// CONV
module  CONV(
	input				clk,
	input				rst_n,
	input 				mode,
	input       		in_valid,
	output reg			out_valid,
	output 		[13:0] 	AWADDR,
	output		 [7:0] 	AWLEN,
	output 				AWVALID,
	input 				AWREADY,
	output reg  [31:0]	WDATA,
	output 				WVALID,
	input 				WREADY,
	output 		[13:0] 	ARADDR,
	output 		 [7:0] 	ARLEN,
	output 				ARVALID,
	input 				ARREADY,
	input		[31:0] 	RDATA,
	input 				RVALID,
	output reg			RREADY
);
localparam WEIGHT1 	= 20'hABC2E;
localparam WEIGHT2 	= 20'hB52E2;
localparam WEIGHT3 	= 20'hAF5C4;
localparam WEIGHT4 	= 20'hE5518;
localparam WEIGHT5 	= 20'h71650;
localparam WEIGHT6 	= 20'hA938B;
localparam WEIGHT7 	= 20'h5251F;
localparam WEIGHT8 	= 20'h7DFC0;
localparam WEIGHT9 	= 20'hEB885;
localparam BIAS 	= 16'h1310;
localparam IDLE 	= 4'd0;
localparam CONV_K1 	= 4'd1;
localparam CONV_K2 	= 4'd2;
localparam CONV_K3 	= 4'd3;
localparam CONV_K4 	= 4'd4;
localparam CONV_K5 	= 4'd5;
localparam CONV_K6 	= 4'd6;
localparam CONV_K7 	= 4'd7;
localparam CONV_K8 	= 4'd8;
localparam CONV_K9 	= 4'd9;
localparam RELU 	= 4'd10;
localparam MUL 		= 4'd11;
localparam READ 	= 4'd12;
localparam WRITE_L0 = 4'd13;
  ...
For scale: roughly 2900 cells after synthesis, roughly 24000 sq um of cells after synthesis.
export LEC_CHECK = 0
export ABC_AREA = 0
export CAP_MARGIN = 0
export CORE_MARGIN = 2
export CORE_UTILIZATION = 72
export CTS_CLUSTER_DIAMETER = 372
export CTS_CLUSTER_SIZE = 95
export SETUP_SLACK_MARGIN = -0.51
export SLEW_MARGIN = 20
create_clock -name core_clock -period 5.17 [get_ports {clk}]
run.sh (not shown) runs the stock make flow with config.mk's settings and CLKGATE_MAP_FILE=.
The starting point aborted during global routing on ODB-0269.
Then changed:
--- a/flow/config.mk
+++ b/flow/config.mk
@@ -8,2 +8,2 @@
-export ABC_AREA = 0
-export CAP_MARGIN = 0
+export ABC_AREA = 1
+export CAP_MARGIN = 20
@@ -12,3 +11,0 @@
-export CTS_CLUSTER_DIAMETER = 372
-export CTS_CLUSTER_SIZE = 95
-export SETUP_SLACK_MARGIN = -0.51
==> flow/constraint.sdc (replaced) <==
create_clock -name core_clock -period 9.54 [get_ports {clk}]
set_input_delay 1.9080 -clock core_clock [delete_from_list [all_inputs] [get_ports {clk}]]
set_output_delay 1.9080 -clock core_clock [all_outputs]
set_load 0.01 [all_outputs]
Outcome: The new run finished clean. Area after synthesis is higher by 2.7%. Die size is higher by 2.6%. Synthesized cell count is higher by 19%.
Then changed:
--- a/flow/config.mk
+++ b/flow/config.mk
@@ -9 +9 @@
-export CAP_MARGIN = 20
+export CAP_MARGIN = 40
@@ -11,0 +12,2 @@
+export CTS_CLUSTER_DIAMETER = 372
+export CTS_CLUSTER_SIZE = 95
==> flow/constraint.sdc (replaced) <==
create_clock -name core_clock -period 5.17 [get_ports {clk}]
set_input_delay 1.0340 -clock core_clock [delete_from_list [all_inputs] [get_ports {clk}]]
set_output_delay 1.0340 -clock core_clock [all_outputs]
set_load 0.01 [all_outputs]
What happened:
- With this change the flow failed in global routing (GRT-0116)
- area after synthesis is unchanged
- die size is unchanged
- synthesized cell count does not change
Then changed:
--- a/flow/config.mk
+++ b/flow/config.mk
@@ -8,2 +8 @@
-export ABC_AREA = 1
-export CAP_MARGIN = 40
+export CAP_MARGIN = 20
@@ -12,2 +11 @@
-export CTS_CLUSTER_DIAMETER = 372
-export CTS_CLUSTER_SIZE = 95
+export SETUP_SLACK_MARGIN = -0.51
==> flow/constraint.sdc (replaced) <==
create_clock -name core_clock -period 6.74 [get_ports {clk}]
set_input_delay 1.3480 -clock core_clock [delete_from_list [all_inputs] [get_ports {clk}]]
set_output_delay 1.3480 -clock core_clock [all_outputs]
set_load 0.01 [all_outputs]
What happened: The changed run finished but failed the layout checks on negative setup slack; synthesized area is lower by 2.6%; die size is lower by 2.6%; synthesized cell count is lower by about 16%.

========
The RTL this note starts from:
==> flow/design.v <==
module  CONV(
	input				clk,
	input				rst_n,
	input 				mode,
	input       		in_valid,
	output reg			out_valid,
	output 		[13:0] 	AWADDR,
	output		 [7:0] 	AWLEN,
	output 				AWVALID,
	input 				AWREADY,
	output reg  [31:0]	WDATA,
	output 				WVALID,
	input 				WREADY,
	output 		[13:0] 	ARADDR,
	output 		 [7:0] 	ARLEN,
	output 				ARVALID,
	input 				ARREADY,
	input		[31:0] 	RDATA,
	input 				RVALID,
	output reg			RREADY
);
localparam WEIGHT1 	= 20'hABC2E;
localparam WEIGHT2 	= 20'hB52E2;
localparam WEIGHT3 	= 20'hAF5C4;
localparam WEIGHT4 	= 20'hE5518;
localparam WEIGHT5 	= 20'h71650;
localparam WEIGHT6 	= 20'hA938B;
localparam WEIGHT7 	= 20'h5251F;
localparam WEIGHT8 	= 20'h7DFC0;
localparam WEIGHT9 	= 20'hEB885;
localparam BIAS 	= 16'h1310;
localparam IDLE 	= 4'd0;
localparam CONV_K1 	= 4'd1;
localparam CONV_K2 	= 4'd2;
localparam CONV_K3 	= 4'd3;
localparam CONV_K4 	= 4'd4;
localparam CONV_K5 	= 4'd5;
localparam CONV_K6 	= 4'd6;
localparam CONV_K7 	= 4'd7;
localparam CONV_K8 	= 4'd8;
localparam CONV_K9 	= 4'd9;
localparam RELU 	= 4'd10;
localparam MUL 		= 4'd11;
localparam READ 	= 4'd12;
localparam WRITE_L0 = 4'd13;
localparam POOL 	= 4'd14;
localparam WRITE_L1 = 4'd15;
reg  		 [3:0] 	state_r, state_w, state_tmp;
reg  		 [5:0]	cnt_x, cnt_y;
reg					mode_;
wire 			 	is_up, is_down, is_left, is_right;
wire 				skip_mul;
wire 		[11:0] 	P1, P2, P3, P4, P5, P6, P7, P8, P9;
wire 		[15:0]  data_in;
wire 		[19:0] 	weight;
reg  signed	[35:0] 	product;
reg 				mul_fin;
reg  signed [36:0]	conv_result;
wire 		[31:0]	relu_result;
reg 		[31:0] 	max_pool_result;
wire 				update_mp_result;
assign is_up 	= (cnt_y == 6'd0  || (cnt_y == 6'd1  && mode_));
assign is_down 	= (cnt_y == 6'd63 || (cnt_y == 6'd62 && mode_));
assign is_left 	= (cnt_x == 6'd0  || (cnt_x == 6'd1  && mode_));
assign is_right = (cnt_x == 6'd63 || (cnt_x == 6'd62 && mode_));
assign skip_mul   = (state_tmp == CONV_K1 && (is_up || is_left)) 	||
					(state_tmp == CONV_K2 && (is_up))				||
					(state_tmp == CONV_K3 && (is_up || is_right)) 	||
					(state_tmp == CONV_K4 && (is_left))				||
					(state_tmp == CONV_K6 && (is_right)) 			||
					(state_tmp == CONV_K7 && (is_down || is_left)) 	||
					(state_tmp == CONV_K8 && (is_down)) 			||
					(state_tmp == CONV_K9 && (is_down || is_right));
assign P1 = (mode_ == 1'b0) ? {cnt_y, cnt_x} - 7'd65 : {cnt_y, cnt_x} - 8'd130;
assign P2 = (mode_ == 1'b0) ? {cnt_y, cnt_x} - 7'd64 : {cnt_y, cnt_x} - 8'd128;
assign P3 = (mode_ == 1'b0) ? {cnt_y, cnt_x} - 6'd63 : {cnt_y, cnt_x} - 7'd126;
assign P4 = (mode_ == 1'b0) ? {cnt_y, cnt_x} - 1'd1  : {cnt_y, cnt_x} - 2'd2  ;
assign P5 = (mode_ == 1'b0) ? {cnt_y, cnt_x}		 : {cnt_y, cnt_x}         ;
assign P6 = (mode_ == 1'b0) ? {cnt_y, cnt_x} + 1'd1	 : {cnt_y, cnt_x} + 2'd2  ;
assign P7 = (mode_ == 1'b0) ? {cnt_y, cnt_x} + 6'd63 : {cnt_y, cnt_x} + 7'd126;
assign P8 = (mode_ == 1'b0) ? {cnt_y, cnt_x} + 7'd64 : {cnt_y, cnt_x} + 8'd128;
assign P9 = (mode_ == 1'b0) ? {cnt_y, cnt_x} + 7'd65 : {cnt_y, cnt_x} + 8'd130;
assign data_in = RDATA[31:16];
assign weight = (state_tmp == CONV_K1) ? WEIGHT1 :
				(state_tmp == CONV_K2) ? WEIGHT2 :
				(state_tmp == CONV_K3) ? WEIGHT3 :
				(state_tmp == CONV_K4) ? WEIGHT4 :
				(state_tmp == CONV_K5) ? WEIGHT5 :
				(state_tmp == CONV_K6) ? WEIGHT6 :
				(state_tmp == CONV_K7) ? WEIGHT7 :
				(state_tmp == CONV_K8) ? WEIGHT8 :
				(state_tmp == CONV_K9) ? WEIGHT9 : 20'd0;
assign ARADDR = (state_tmp == CONV_K1) ? P1 :
				(state_tmp == CONV_K2) ? P2 :
				(state_tmp == CONV_K3) ? P3 :
				(state_tmp == CONV_K4) ? P4 :
				(state_tmp == CONV_K5) ? P5 :
				(state_tmp == CONV_K6) ? P6 :
				(state_tmp == CONV_K7) ? P7 :
				(state_tmp == CONV_K8) ? P8 :
				(state_tmp == CONV_K9) ? P9 : 14'd0;
assign ARLEN = 8'd0;
assign ARVALID = (state_r == READ) && (~skip_mul) && (state_tmp != RELU);
assign AWADDR = (state_r == POOL) ? {4'b1000, cnt_y[5:1], cnt_x[5:1]} : {1'b1, cnt_y, cnt_x};
assign AWLEN = 8'd0;
assign AWVALID = (state_r == RELU || state_r == POOL);
assign WVALID = (state_r == WRITE_L0 || state_r == WRITE_L1);
assign relu_result = (conv_result[36]) ? 32'd0 : conv_result[31:0];
assign update_mp_result = ((WDATA > max_pool_result) && WVALID);
always @(*) begin
	case(state_r)
		IDLE: 		state_w = (in_valid) ? READ : IDLE;
		READ: 		state_w = (ARREADY && ~skip_mul) ? state_tmp : READ;
		CONV_K1: 	state_w = (skip_mul) ? READ : ((RVALID) ? MUL : CONV_K1); 
		CONV_K2: 	state_w = (skip_mul) ? READ : ((RVALID) ? MUL : CONV_K2);
		CONV_K3: 	state_w = (skip_mul) ? READ : ((RVALID) ? MUL : CONV_K3);
		CONV_K4: 	state_w = (skip_mul) ? READ : ((RVALID) ? MUL : CONV_K4);
		CONV_K5: 	state_w = (skip_mul) ? READ : ((RVALID) ? MUL : CONV_K5);
		CONV_K6: 	state_w = (skip_mul) ? READ : ((RVALID) ? MUL : CONV_K6);
		CONV_K7: 	state_w = (skip_mul) ? READ : ((RVALID) ? MUL : CONV_K7);
		CONV_K8: 	state_w = (skip_mul) ? READ : ((RVALID) ? MUL : CONV_K8);
		CONV_K9: 	state_w = (skip_mul) ? RELU : ((RVALID) ? MUL : CONV_K9);
		MUL: 		state_w = (state_tmp == CONV_K9) ? RELU : READ;
		RELU: 		state_w = (AWREADY) ? WRITE_L0 : RELU;
		WRITE_L0: 	state_w = (WREADY) ? ((cnt_x[0] && cnt_y[0]) ? POOL : READ) : WRITE_L0;
		POOL: 		state_w = (AWREADY) ? WRITE_L1 : POOL;
		WRITE_L1: 	state_w = (WREADY) ? ((cnt_x[5:1] == 5'd31 && cnt_y[5:1] == 5'd31) ? IDLE : READ) : WRITE_L1;
	endcase
end
always @(posedge clk or negedge rst_n) begin
	if (!rst_n)	state_r <= IDLE;
	else 		state_r <= state_w;
end
always @(posedge clk or negedge rst_n) begin
	if (!rst_n)								state_tmp <= CONV_K1;
	else if (state_r == RELU)				state_tmp <= CONV_K1;
	else if (state_r == MUL) 				state_tmp <= state_tmp + 4'd1;
	else if (state_r == READ && skip_mul) 	state_tmp <= state_tmp + 4'd1;
end
always @(posedge clk or negedge rst_n) begin
	if (!rst_n)	begin
		cnt_x <= 6'd0;
		cnt_y <= 6'd0;
	end
	else if (state_r == WRITE_L0 && WREADY) begin
		cnt_x <= {cnt_x[5:1], cnt_x[0] + 1'd1};
		cnt_y <= (cnt_x[0]) ? {cnt_y[5:1], cnt_y[0] + 1'd1} : cnt_y;
	end
	else if (state_r == WRITE_L1 && WREADY) begin
		cnt_x <= {cnt_x[5:1] + 5'd1, cnt_x[0]};
		cnt_y <= (cnt_x[5:1] == 5'd31) ? {cnt_y[5:1] + 1'd1, cnt_y[0]} : cnt_y;
	end
end
always @(posedge clk or negedge rst_n) begin
	if (!rst_n)			RREADY <= 1'b0;
	else if (ARVALID)	RREADY <= 1'b1;
	else if (RVALID) 	RREADY <= 1'b0;
end
always @(posedge clk or negedge rst_n) begin
	if (!rst_n)					product <= 36'd0;
	else if (state_w == MUL)	product <= $signed(data_in) * $signed(weight);
end
always @(posedge clk or negedge rst_n) begin
	if (!rst_n)					mul_fin <= 1'b0;
	else if (state_w == MUL) 	mul_fin <= 1'b1;
	else 						mul_fin <= 1'b0;
end
always @(posedge clk or negedge rst_n) begin
	if (!rst_n)					conv_result <= BIAS;
	else if (WVALID && WREADY) 	conv_result <= BIAS;
	else if (mul_fin) 			conv_result <= conv_result + product;
end
always @(posedge clk or negedge rst_n) begin
	if (!rst_n)								max_pool_result <= 32'd0;
	else if (state_r == WRITE_L1 && WREADY) max_pool_result <= 32'd0;
	else if (update_mp_result) 				max_pool_result <= WDATA;
end
always @(posedge clk or negedge rst_n) begin
	if (!rst_n)						WDATA <= 32'd0;
	else if (state_w == WRITE_L0)	WDATA <= relu_result;
	else if (state_w == WRITE_L1)	WDATA <= max_pool_result;
	else 							WDATA <= WDATA;
end
always @(posedge clk or negedge rst_n) begin
	if (!rst_n)							out_valid <= 1'b0;
	else if (WREADY && state_w == IDLE) out_valid <= 1'b1;
	else 								out_valid <= 1'b0;
end
always @(posedge clk or negedge rst_n) begin
	if (!rst_n)			mode_ <= 1'b0;
	else if (in_valid) 	mode_ <= mode;
	else 				mode_ <= mode_;
end
endmodule
export LEC_CHECK = 0
export ABC_AREA = 0
export CAP_MARGIN = 15
export CELL_PAD_IN_SITES_DETAIL_PLACEMENT = 2
export CORE_ASPECT_RATIO = 0.52
export CORE_MARGIN = 2
export CORE_UTILIZATION = 26
export CTS_CLUSTER_DIAMETER = 99
export GPL_ROUTABILITY_DRIVEN = 1
export HOLD_SLACK_MARGIN = 0.07
export MIN_ROUTING_LAYER = met2
export PLACE_DENSITY_LB_ADDON = 0.27
export SETUP_SLACK_MARGIN = 0.73
export SLEW_MARGIN = 20
create_clock -name core_clock -period 12.4 [get_ports {clk}]
Edit:
- CAP_MARGIN: 15 -> 20
- CELL_PAD_IN_SITES_DETAIL_PLACEMENT: 2 -> 0
- CORE_ASPECT_RATIO: 0.52 -> not set
- CORE_UTILIZATION: 26 -> 72
- CTS_CLUSTER_DIAMETER: 99 -> 88
- CTS_CLUSTER_SIZE: not set -> 49
- HOLD_SLACK_MARGIN: 0.07 -> not set
- MIN_ROUTING_LAYER: met2 -> not set
- SETUP_SLACK_MARGIN: 0.73 -> not set
- TNS_END_PERCENT: not set -> 80
Effect: The new run completed without violations. Synthesized cell count does not change. Setup slack improves by 0.89 ns. Hold slack hardly moves. Die area came out lower by 63%. Cell count came out lower by 19%. Synthesized area does not change. Routed wire length came out lower by 30%. Clock-buffer cell count came out lower by 13.
Edit:
- ABC_AREA: 0 -> 1
- CORE_UTILIZATION: 72 -> 40
- CTS_CLUSTER_DIAMETER: 88 -> 355
- CTS_CLUSTER_SIZE: 49 -> 99
- PLACE_DENSITY_LB_ADDON: 0.27 -> 0.3
- TNS_END_PERCENT: 80 -> 15
What happened: The new run passed the timing, design-rule and antenna checks; clock skew is higher by 0.0063 ns; final cell count is higher by a quarter to a third; via count is higher by a few percent; area after synthesis is higher by a few percent; global-route usage is lower by 16 points; die size is higher by well over a third; flip-flop count stays the same; worst hold slack improves by 0.0051 ns.
Edit:
- ABC_AREA: 1 -> 0
- CORE_UTILIZATION: 40 -> 72
- CTS_CLUSTER_DIAMETER: 355 -> 99
- CTS_CLUSTER_SIZE: 99 -> 49
- PLACE_DENSITY_LB_ADDON: 0.3 -> 0.0
- SETUP_SLACK_MARGIN: not set -> 2.16
- TNS_END_PERCENT: 15 -> not set
Setup slack got worse by 0.12 ns.
First-iteration DRC count is higher by 14%.
Sequential share of layout area is higher by 0.65 points.
Final area is lower by 4.2%.
Maximum frequency is lower by 1.3%.
Critical path depth is lower by 3.
Routed wire length is lower by 4.9%.
Area after synthesis is lower by 2.6%.
Via count is lower by 4.3%.
